// processor_main
module processor_main(
		input  clk, reset_n,                       
		input  [31:0] dmem_datain, 
		input  [31:0] imem_data,                   
		output [31:0] dmem_addr, dmem_dataout, PC,
		output dmem_rw, io_rw
   );
clock: 5.97 ns
lec_check: 0
abc_area: 1
cap_margin: 20
core_margin: 2
core_utilization: 72
cts_cluster_diameter: 366
cts_cluster_size: 10
place_density: 0.4
slew_margin: 20
run.sh (not shown) runs the stock make flow with config.mk's settings and CLKGATE_MAP_FILE=.
The baseline ended with an error in global routing, error GRT-0116.
==> next run, changes <==
- ABC_AREA: 1 -> default
- CORE_UTILIZATION: 72 -> 65
- CTS_CLUSTER_DIAMETER: 366 -> default
- CTS_CLUSTER_SIZE: 10 -> default
- PLACE_DENSITY: 0.4 -> default
- clock period: 5.97 -> 7.3 ns (I/O delays scaled with it)
Result: The changed run aborted during global routing with ODB-0269. Area after synthesis decreases by 2.1%. Synthesized cell count decreases by 42%. Die area increases by 8.3%.
==> next run, changes <==
- CTS_CLUSTER_SIZE: default -> 42
- HOLD_SLACK_MARGIN: default -> 0.28
- clock period: 7.3 -> 5.7 ns (I/O delays scaled with it)
What happened:
- The new run died in global routing with GRT-0232
- die area does not change
- synthesized cell count is unchanged
- area after synthesis does not change
==> next run, changes <==
- CORE_UTILIZATION: 65 -> 9
- CTS_CLUSTER_SIZE: 42 -> default
- HOLD_SLACK_MARGIN: 0.28 -> default
- clock period: 5.7 -> 17.5 ns (I/O delays scaled with it)
Result:
- The new run passed the timing, DRC and antenna checks
- synthesized cell count does not change
- synthesized area does not change
- die area is higher to 7.1 times its value

========
== run 1 ==
Starting RTL as in the previous note.
==> flow/design.v (excerpt) <==
module processor_main(
		input  clk, reset_n,                       
		input  [31:0] dmem_datain, 
		input  [31:0] imem_data,                   
		output [31:0] dmem_addr, dmem_dataout, PC,
		output dmem_rw, io_rw
   );
Settings: LEC_CHECK=0, CAP_MARGIN=40, CELL_PAD_IN_SITES_DETAIL_PLACEMENT=0, CORE_MARGIN=2, CORE_UTILIZATION=43, CTS_CLUSTER_DIAMETER=243, GPL_ROUTABILITY_DRIVEN=0, HOLD_SLACK_MARGIN=0.05, PLACE_DENSITY_LB_ADDON=0.09, SETUP_SLACK_MARGIN=3.2, SLEW_MARGIN=5, TNS_END_PERCENT=10; clock period 18.0 ns.
> inputs changed (run 1 -> run 2)
Settings: removing CTS_CLUSTER_DIAMETER (formerly 243); removing CELL_PAD_IN_SITES_DETAIL_PLACEMENT (formerly 0); removing PLACE_DENSITY_LB_ADDON (formerly 0.09); changing CAP_MARGIN from 40 to 20; changing CORE_UTILIZATION from 43 to 51; removing GPL_ROUTABILITY_DRIVEN (formerly 0); removing HOLD_SLACK_MARGIN (formerly 0.05); removing SETUP_SLACK_MARGIN (formerly 3.2); removing TNS_END_PERCENT (formerly 10); changing SLEW_MARGIN from 5 to 20; changing the clock period (ns, I/O delays scaled along) from 18.0 to 5.74.
==> comparison <==
Run 2 finished all stages; layout check result: FAIL, due to setup timing. Run 2 vs run 1 — buffer count excluding the clock tree in the final layout climbed by more than 100%. Of run 1 and run 2, run 1 shows the higher proportion of power drawn by the clock network, with run 2 below it. NOTE: design area in run 2 exceeds that of run 1. Run 1 reports its master of the slowest instance on the critical path as sky130_fd_sc_hd__mux4_2 while run 2 reports sky130_fd_sc_hd__or4b_4. met3 wire length of run 2 exceeds that of run 1 by more than a quarter. Between run 1 and run 2, worst setup slack decreased. Final tally of setup violations delta for run 2 relative to run 1: 215 higher. Run 2 vs run 1, end point of the critical path: PFD_INST[2] vs register.registers[13][16].
### run 2 -> run 3
Settings: CORE_UTILIZATION changed from 51 to 40; the clock period (ns, I/O delays scaled along) changed from 5.74 to 11.0.
[summary]
Run 3: full flow OK, the timing, DRC and antenna checks passed
Diff run 2 -> run 3: post-layout total power shrank by 49%; worst hold margin moved up; worst setup slack before clock tree synthesis now larger.
Slowest stage cell on the critical path = sky130_fd_sc_hd__or4b_4: run 2; slowest stage cell on the critical path = sky130_fd_sc_hd__and3_2: run 3
Critical path depth shrinks by a few percent when moving from run 2 to run 3.
Re total routing resource utilization after global routing: run 3 is 9.5 points down on run 2.
Changes observed in run 3 relative to run 2: switching power lost 49%, final area lost 6.9%, worst setup slack picked up an extra 2.43 ns, first-pass GRT wire length lost about 3%.
> inputs changed (run 3 -> run 4)
Settings: CELL_PAD_IN_SITES_DETAIL_PLACEMENT now 2, previously not set; GPL_ROUTABILITY_DRIVEN now 0, previously not set; SETUP_SLACK_MARGIN now 1.91, previously not set; the clock period (ns, I/O delays scaled along) now 10.5, was 11.0.
## What came out
Run 4 is listed as incomplete: the tool reported an error in global routing (5_1_grt) and the run ended there.
Diff run 4..run 3 | synthesized cell count | negligible
The half-perimeter wire length of the detailed placement result in run 4 was higher than what run 3 gave.
For yosys synthesis chip area, run 3 and run 4 come out practically identical.
On run 4: number of CTS-inserted buffers is 3 higher than what run 3 gave.

========
processor_main again, from the RTL that the note above started with.
Settings: LEC_CHECK=0, CAP_MARGIN=0, CORE_MARGIN=2, CORE_UTILIZATION=70, CTS_CLUSTER_DIAMETER=34, CTS_CLUSTER_SIZE=21, HOLD_SLACK_MARGIN=-0.09, MAX_ROUTING_LAYER=met4, SETUP_SLACK_MARGIN=0.99, SLEW_MARGIN=20; clock period 7.11 ns.
The starting point did not get past global routing.
Next try:
CAP_MARGIN = 20   (was 0)
CORE_UTILIZATION = 40   (was 70)
CTS_CLUSTER_DIAMETER = default   (was 34)
CTS_CLUSTER_SIZE = default   (was 21)
HOLD_SLACK_MARGIN = default   (was -0.09)
MAX_ROUTING_LAYER = default   (was met4)
SETUP_SLACK_MARGIN = default   (was 0.99)
clock period = 10.2 ns   (was 7.11 ns; I/O delays follow)
After rerunning: With this change the flow went through all stages and came out clean. Synthesized cell count does not change. Die area is higher by well over a third. Area after synthesis is unchanged.
Next try:
clock period = 10.7 ns   (was 10.2 ns; I/O delays follow)
After rerunning: Worst setup slack gains 200 ps. Synthesized cell count does not change. Routed wire length rises by 1.1%. Fmax falls by 3.1%. Synthesized area stays the same. Utilization rises by 0.11 points.

========
Starting RTL as in the previous note.
## processor_main
module processor_main(
		input  clk, reset_n,                       
		input  [31:0] dmem_datain, 
		input  [31:0] imem_data,                   
		output [31:0] dmem_addr, dmem_dataout, PC,
		output dmem_rw, io_rw
   );
clock: 5.62 ns
lec_check: 0
cap_margin: 20
cell_pad_in_sites_detail_placement: 0
core_margin: 7
core_utilization: 64
cts_cluster_diameter: 366
cts_cluster_size: 84
gpl_timing_driven: 0
place_density_lb_addon: 0.16
setup_slack_margin: 1.06
slew_margin: 20
The baseline died in global routing (5_1_grt) on GRT-0232.
==> next run, changes <==
Settings changed: CELL_PAD_IN_SITES_DETAIL_PLACEMENT 0 to default, CORE_MARGIN 7 to 2, CORE_UTILIZATION 64 to 40, CTS_CLUSTER_DIAMETER 366 to default, CTS_CLUSTER_SIZE 84 to default, GPL_TIMING_DRIVEN 0 to default, PLACE_DENSITY_LB_ADDON 0.16 to default, SETUP_SLACK_MARGIN 1.06 to 2.27.
Clock period 5.62 ns to 10.2 ns, I/O delays scaled along.
=> The changed run went through all stages and came out clean; area after synthesis is unchanged; die size is higher by 51%; synthesized cell count is unchanged.
==> next run, changes <==
Settings changed: CORE_UTILIZATION 40 to 70, CTS_CLUSTER_DIAMETER from default to 202, CTS_CLUSTER_SIZE from default to 36, SETUP_SLACK_MARGIN 2.27 to default.
Clock period 10.2 ns to 5.67 ns, I/O delays scaled along.
- Now the flow stopped in global routing (5_1_grt)
- synthesized cell count stays the same
- die area drops by well over a third
- synthesized area is unchanged
==> next run, changes <==
Settings changed: ABC_AREA from default to 1, CORE_UTILIZATION 70 to 58, CTS_CLUSTER_DIAMETER 202 to default, CTS_CLUSTER_SIZE 36 to 64, SETUP_SLACK_MARGIN from default to 1.47.
Outcome: This time the run produced a layout that fails on negative setup slack. Synthesized area came out higher by a few percent. Synthesized cell count increases by well over a third. Die area rose by a quarter to a third.

========
processor_main again, from the RTL that the note above started with.
// processor_main
module processor_main(
		input  clk, reset_n,                       
		input  [31:0] dmem_datain, 
		input  [31:0] imem_data,                   
		output [31:0] dmem_addr, dmem_dataout, PC,
		output dmem_rw, io_rw
   );
clock: 10.5 ns
lec_check: 0
abc_area: 1
cap_margin: 0
cell_pad_in_sites_detail_placement: 2
core_margin: 9
core_utilization: 53
gpl_routability_driven: 1
gpl_timing_driven: 1
hold_slack_margin: 0.12
place_density_lb_addon: 0.28
slew_margin: 20
The baseline died in detailed placement (3_5_place_dp).
Change:
==> flow/config.mk (replaced) <==
export PLATFORM = sky130hd
export DESIGN_NAME = processor_main
export DESIGN_NICKNAME = processor_main
export VERILOG_FILES = /design/flow/design.v
export SDC_FILE = /design/flow/constraint.sdc
export NUM_CORES = 4
export LEC_CHECK = 0
export CAP_MARGIN = 0
export CORE_MARGIN = 2
export CORE_UTILIZATION = 70
export CTS_CLUSTER_DIAMETER = 34
export CTS_CLUSTER_SIZE = 18
export SETUP_SLACK_MARGIN = 0.99
export SLEW_MARGIN = 20
==> flow/constraint.sdc (replaced) <==
create_clock -name core_clock -period 7.11 [get_ports {clk}]
set_input_delay 1.4220 -clock core_clock [delete_from_list [all_inputs] [get_ports {clk}]]
set_output_delay 1.4220 -clock core_clock [all_outputs]
set_load 0.01 [all_outputs]
This time the run never finished: it broke off in global routing (5_1_grt) on GRT-0116.
Synthesized cell count shrinks by 42%.
Die size shrinks by 31%.
Area after synthesis shrinks by 2.1%.
Change:
--- a/flow/config.mk
+++ b/flow/config.mk
@@ -7,3 +7,3 @@
 export LEC_CHECK = 0
-export CAP_MARGIN = 0
+export CAP_MARGIN = 20
 export CORE_MARGIN = 2
@@ -11,3 +11,4 @@
 export CTS_CLUSTER_DIAMETER = 34
-export CTS_CLUSTER_SIZE = 18
+export CTS_CLUSTER_SIZE = 21
+export MAX_ROUTING_LAYER = met4
 export SETUP_SLACK_MARGIN = 0.99
The changed run never finished: it broke off in global routing (5_1_grt) on GRT-0116.
Die size does not change.
Synthesized area is unchanged.
Synthesized cell count stays the same.
Change:
--- a/flow/config.mk
+++ b/flow/config.mk
@@ -9,7 +9,3 @@
 export CORE_MARGIN = 2
-export CORE_UTILIZATION = 70
-export CTS_CLUSTER_DIAMETER = 34
-export CTS_CLUSTER_SIZE = 21
-export MAX_ROUTING_LAYER = met4
-export SETUP_SLACK_MARGIN = 0.99
+export CORE_UTILIZATION = 56
 export SLEW_MARGIN = 20
==> flow/constraint.sdc (replaced) <==
create_clock -name core_clock -period 10.2 [get_ports {clk}]
set_input_delay 2.0400 -clock core_clock [delete_from_list [all_inputs] [get_ports {clk}]]
set_output_delay 2.0400 -clock core_clock [all_outputs]
set_load 0.01 [all_outputs]
=>
- Now the flow passed the timing, DRC and antenna checks
- synthesized area does not change
- die size increases by a quarter to a third
- synthesized cell count stays the same
Change:
--- a/flow/config.mk
+++ b/flow/config.mk
@@ -9,3 +9,4 @@
 export CORE_MARGIN = 2
-export CORE_UTILIZATION = 56
+export CORE_UTILIZATION = 70
+export CTS_CLUSTER_SIZE = 35
 export SLEW_MARGIN = 20
==> flow/constraint.sdc (replaced) <==
create_clock -name core_clock -period 5.7 [get_ports {clk}]
set_input_delay 1.1400 -clock core_clock [delete_from_list [all_inputs] [get_ports {clk}]]
set_output_delay 1.1400 -clock core_clock [all_outputs]
set_load 0.01 [all_outputs]
=> The new run stopped in global routing (5_1_grt) on GRT-0116; area after synthesis stays the same; die size drops by 20%; synthesized cell count stays the same.
No activity file was given, so power comes from the tool's default toggle rates.
